== build 42 ==
Design alu_top, start of the top module:
module alu_top (
    input             clk,
    input      [7:0]  a_in,
    input      [7:0]  b_in,
    input      [3:0]  command_in,
    input             oe,
    output reg [15:0] d_out
);
    reg [7:0] a_q, b_q;
    reg [3:0] cmd_q;
    reg       oe_q;
    wire [15:0] alu_out;
    always @(posedge clk) begin
        a_q   <= a_in;
        b_q   <= b_in;
        cmd_q <= command_in;
        oe_q  <= oe;
        d_out <= alu_out;
    end
    alu u_alu (.a_in(a_q), .b_in(b_q), .command_in(cmd_q), .oe(oe_q), .d_out(alu_out));
endmodule
Size in the first run: ~38 I/O pins.
clock: 24.0 ns
lec_check: 0
abc_area: 1
cap_margin: 25
cell_pad_in_sites_global_placement: 0
core_aspect_ratio: 1.14
core_margin: 4
core_utilization: 72
cts_cluster_diameter: 366
cts_cluster_size: 21
gpl_routability_driven: 0
gpl_timing_driven: 0
max_routing_layer: met4
min_routing_layer: met2
place_density: 0.66
slew_margin: 15
tns_end_percent: 80
run.sh (not shown) runs the stock make flow with config.mk's settings and CLKGATE_MAP_FILE=.
FAIL build 42 @ 5_1_grt: tool exited with error
Input changes introduced in build 69 (baseline for comparison: build 42):
==> flow/config.mk <==
export PLATFORM = sky130hd
export DESIGN_NAME = alu_top
export DESIGN_NICKNAME = alu_top
export VERILOG_FILES = /design/flow/design.v
export SDC_FILE = /design/flow/constraint.sdc
export NUM_CORES = 4
export LEC_CHECK = 0
export ABC_AREA = 1
export CAP_MARGIN = 25
export CORE_MARGIN = 2
export CORE_UTILIZATION = 18
export CTS_CLUSTER_DIAMETER = 338
export SETUP_SLACK_MARGIN = 1.54
export SLEW_MARGIN = 20
### Flow results
Both conditions hold for build 69: the flow ran to the end and the final layout passed the timing, DRC and antenna checks. Core utilization before placement was lower in build 69 than in build 42. Relative to build 42, number of buffers inserted by post-CTS setup repair has decreased by about 35% in build 69. Taking build 42 as the reference, in build 69 horizontal die size rose 120 um, cell count listed in synth_stat.txt level.
## Diff of input files: build 52 against build 69
--- a/flow/config.mk
+++ b/flow/config.mk
@@ -6,9 +6,8 @@
 export NUM_CORES = 4
 export LEC_CHECK = 0
-export ABC_AREA = 1
-export CAP_MARGIN = 25
+export CAP_MARGIN = 20
 export CORE_MARGIN = 2
-export CORE_UTILIZATION = 18
-export CTS_CLUSTER_DIAMETER = 338
+export CORE_UTILIZATION = 23
+export CTS_CLUSTER_DIAMETER = 320
 export SETUP_SLACK_MARGIN = 1.54
 export SLEW_MARGIN = 20
==> comparison <==
- Taking build 69 as the reference, in build 52 cell area now smaller, net total in the final layout now smaller, initial antenna violation count now smaller, final cell count without fillers now smaller.
- Build 69 has higher critical path depth than build 52.
- Slew of the pin with the lowest slew margin: lower on build 69
- Build 52 and build 69 ended up with roughly the same total congestion overflow after global routing.
- Taking build 69 over build 52, the die extent in y ratio works out to 1.14.
- Relative to build 69, the die size measured on build 52 has decreased by more than 10%.
Input-level comparison between build 72 and build 52:
==> flow/config.mk <==
export PLATFORM = sky130hd
export DESIGN_NAME = alu_top
export DESIGN_NICKNAME = alu_top
export VERILOG_FILES = /design/flow/design.v
export SDC_FILE = /design/flow/constraint.sdc
export NUM_CORES = 4
export LEC_CHECK = 0
export ABC_AREA = 1
export CAP_MARGIN = 5
export CELL_PAD_IN_SITES_GLOBAL_PLACEMENT = 0
export CORE_ASPECT_RATIO = 1.48
export CORE_MARGIN = 4
export CORE_UTILIZATION = 72
export GPL_ROUTABILITY_DRIVEN = 0
export PLACE_DENSITY = 0.66
export SLEW_MARGIN = 15
### Flow results
Ran to the end and failed final checks on setup timing: build 72.
Diff build 52 -> build 72: worst max-slew margin expressed relative to the limit shows a reduction of 4.9 points, sequential standard cell area -about 0.33%, global-route usage up 24 points.
Against build 52, the final cell area of build 72 is lower.
Number of clock buffer instances in the layout essentially unchanged between build 52 and build 72.
Total vias in the final route in build 72 is about 20% above build 52.
First element of the critical path: b_q[0] -> build 52, b_q[6] -> build 72
Post-route clock period utilization: build 72 vs build 52 up 9.3 points
[compare] base=build 52 new=build 72: setup slack -2.23 ns, synthesized area per cell -16%.

## run 1
The RTL this note starts from:
==> flow/design.v <==
module alu_top (
    input             clk,
    input      [7:0]  a_in,
    input      [7:0]  b_in,
    input      [3:0]  command_in,
    input             oe,
    output reg [15:0] d_out
);
    reg [7:0] a_q, b_q;
    reg [3:0] cmd_q;
    reg       oe_q;
    wire [15:0] alu_out;
    always @(posedge clk) begin
        a_q   <= a_in;
        b_q   <= b_in;
        cmd_q <= command_in;
        oe_q  <= oe;
        d_out <= alu_out;
    end
    alu u_alu (.a_in(a_q), .b_in(b_q), .command_in(cmd_q), .oe(oe_q), .d_out(alu_out));
endmodule

module alu ( input [7:0]a_in,b_in,input [3:0]command_in,input oe,output [15:0]d_out);
	parameter 	ADD = 4'b0000,
				INC = 4'b0001,
				SUB =  4'b0010,
				DEC = 4'b0011,
				MUL = 4'b0100,
				DIV = 4'b0101,
				SHL = 4'b0110,
				SHR = 4'b0111,
				AND = 4'b1000,
				OR = 4'b1001,
				INV = 4'b1010,
				NAND = 4'b1011,
				NOR = 4'b1100,
				XOR = 4'b1101,
				XNOR = 4'b1110,
				BUF = 4'b1111;
	reg [15:0] out;
	always@(command_in,a_in,b_in)
		begin
			case(command_in)
				ADD : out = a_in+b_in;
				INC : out = a_in+1'b1;
				SUB : out = a_in-b_in;
				DEC : out = a_in-1'b1;
				MUL : out = a_in*b_in;
				DIV : out = (b_in == 8'd0) ? 16'hFFFF : a_in/b_in;
				SHL : out = a_in<<1;
				SHR : out = a_in>>1;
				AND : out = a_in&&b_in;
				OR : out = a_in||b_in;
				INV : out = !(a_in);
				NAND : out = ~(a_in&b_in);
				NOR : out = ~(a_in|b_in);
				XOR : out = a_in^b_in;
				XNOR : out = a_in~^b_in;
				BUF : out = a_in;
			endcase
		end
	assign d_out = (oe) ? out : 16'h0000;
endmodule  
clock: 24.6 ns
lec_check: 0
abc_area: 1
cap_margin: 15
core_aspect_ratio: 0.87
core_margin: 2
core_utilization: 65
cts_cluster_diameter: 354
setup_slack_margin: 2.69
slew_margin: 40
What the final checks of run 1 revealed, after a flow that finished every stage, was a layout that fails on negative setup slack.
diff inputs: run 1 => run 2
# run 1
export LEC_CHECK = 0
export ABC_AREA = 1
export CAP_MARGIN = 15
export CORE_ASPECT_RATIO = 0.87
export CORE_MARGIN = 2
export CORE_UTILIZATION = 65
export CTS_CLUSTER_DIAMETER = 354
export SETUP_SLACK_MARGIN = 2.69
export SLEW_MARGIN = 40
create_clock -name core_clock -period 24.6 [get_ports {clk}]
# run 2
export LEC_CHECK = 0
export ABC_AREA = 0
export CAP_MARGIN = 15
export CORE_ASPECT_RATIO = 0.87
export CORE_MARGIN = 2
export CORE_UTILIZATION = 46
export CTS_CLUSTER_DIAMETER = 390
export GPL_TIMING_DRIVEN = 0
export SETUP_SLACK_MARGIN = 2.69
export SLEW_MARGIN = 40
create_clock -name core_clock -period 16.9 [get_ports {clk}]
--- outcome ---
- To summarise run 2: no stage aborted, but the layout did not pass its checks, failing on negative setup slack.
- Synthesis-to-layout area growth: run 2 > run 1
- Run 1 → run 2: global route total overflow roughly the same.
- Per the comparison of run 2 with run 1, number of failing setup endpoints in the final timing report higher.
- Run 2 against run 1: area fraction in mux cells picked up an extra 5.1 points, final cell count down 146, number of antenna violations at the first check in global routing has decreased, minimum clock period shrank by 1.45 ns.
- Between run 1 and run 2, the synthesized instance count is higher for run 1.
- In the metrics for run 1 and run 2, the one carrying the lower worst hold slack is run 1.
The inputs of run 3 differ from those of run 2 as listed below.
# run 2
export LEC_CHECK = 0
export ABC_AREA = 0
export CAP_MARGIN = 15
export CORE_ASPECT_RATIO = 0.87
export CORE_MARGIN = 2
export CORE_UTILIZATION = 46
export CTS_CLUSTER_DIAMETER = 390
export GPL_TIMING_DRIVEN = 0
export SETUP_SLACK_MARGIN = 2.69
export SLEW_MARGIN = 40
create_clock -name core_clock -period 16.9 [get_ports {clk}]
# run 3
export LEC_CHECK = 0
export ABC_AREA = 1
export CAP_MARGIN = 15
export CORE_ASPECT_RATIO = 0.87
export CORE_MARGIN = 2
export CORE_UTILIZATION = 33
export CTS_CLUSTER_DIAMETER = 137
export SETUP_SLACK_MARGIN = -1.59
export SLEW_MARGIN = 40
create_clock -name core_clock -period 16.9 [get_ports {clk}]
Findings:
- To summarise run 3: no stage aborted, but the layout did not pass its checks, failing on negative setup slack.
- For post-DP HPWL, dividing the value from run 2 by the value from run 3 gives 0.879.
- Summary — global router's overall resource usage, run 3 relative to run 2: lower, by 7.6 points.
- Sort run 2 and run 3 by met3 global-route usage desc -> top: run 2
- Number of non-clock inverters in the layout was lower in the run labelled run 2.
- Run comparison: run 2 launch point of the worst path b_q[1]; run 3 launch point of the worst path b_q[0]
- Clock buffer instance count of the final layout in run 3 is 1 lower than in run 2
- On run 3: clock period minus final worst setup slack is 1.52 ns lower than what run 2 gave.
- [compare] base=run 2 new=run 3: xor-xnor portion of the synthesized cell area now smaller; routed length on met2 now larger.
--- input diff run 3..run 4 ---
# run 3
export LEC_CHECK = 0
export ABC_AREA = 1
export CAP_MARGIN = 15
export CORE_ASPECT_RATIO = 0.87
export CORE_MARGIN = 2
export CORE_UTILIZATION = 33
export CTS_CLUSTER_DIAMETER = 137
export SETUP_SLACK_MARGIN = -1.59
export SLEW_MARGIN = 40
create_clock -name core_clock -period 16.9 [get_ports {clk}]
# run 4
export LEC_CHECK = 0
export ABC_AREA = 0
export CAP_MARGIN = 15
export CORE_ASPECT_RATIO = 0.87
export CORE_MARGIN = 2
export CORE_UTILIZATION = 45
export CTS_CLUSTER_DIAMETER = 393
export GPL_TIMING_DRIVEN = 0
export SETUP_SLACK_MARGIN = 2.69
export SLEW_MARGIN = 40
create_clock -name core_clock -period 16.9 [get_ports {clk}]
Notes after the runs:
Run 4 ran in full, but the layout does not pass; the checks complain about negative setup slack.
Complete run, failing final checks: run 3, reason negative setup slack.
Utilization run 3 -> run 4: up
[compare] base=run 3 new=run 4: final net count fell by 531, finished layout cell area went down, cell count after synthesis saw a decrease, least setup slack across all paths after layout fell 1.45 ns.
The maximum clock insertion buffer count was comparable across run 3 and run 4.
NOTE: area of the synthesized netlist per yosys stat in run 4 falls short of that of run 3
Re global-route wire length before repair: run 3 and run 4 aren't equal, and the lower value belongs to run 4.
The inputs of run 5 differ from those of run 4 as listed below.
# run 4
export LEC_CHECK = 0
export ABC_AREA = 0
export CAP_MARGIN = 15
export CORE_ASPECT_RATIO = 0.87
export CORE_MARGIN = 2
export CORE_UTILIZATION = 45
export CTS_CLUSTER_DIAMETER = 393
export GPL_TIMING_DRIVEN = 0
export SETUP_SLACK_MARGIN = 2.69
export SLEW_MARGIN = 40
create_clock -name core_clock -period 16.9 [get_ports {clk}]
# run 5
export LEC_CHECK = 0
export ABC_AREA = 1
export CAP_MARGIN = 15
export CORE_ASPECT_RATIO = 0.87
export CORE_MARGIN = 2
export CORE_UTILIZATION = 72
export CTS_CLUSTER_DIAMETER = 354
export CTS_CLUSTER_SIZE = 19
export SETUP_SLACK_MARGIN = 2.69
export SLEW_MARGIN = 40
create_clock -name core_clock -period 24.6 [get_ports {clk}]
Notes after the runs:
- Against run 4, post-placement setup slack in run 5 came out better.
- Run 5 vs. run 4: summed standard-cell area reported by yosys picked up an extra 2.5%, floorplan utilization has increased.
- Run 5: height of the chip about 20% below run 4
- In the flow results for run 5 and run 4, the number of standard cells reported by yosys is larger on run 5.
- Relative to run 4, the width of the die of run 5 is lower by about 20%.
- In the summary table, run 5 is marked failed, with error DPL-0038 raised in 5_1_grt.
- Area of the placeable core (run 4 / run 5): 1.6
- Min post-synthesis compound-gate area fraction across run 5 and run 4: run 5
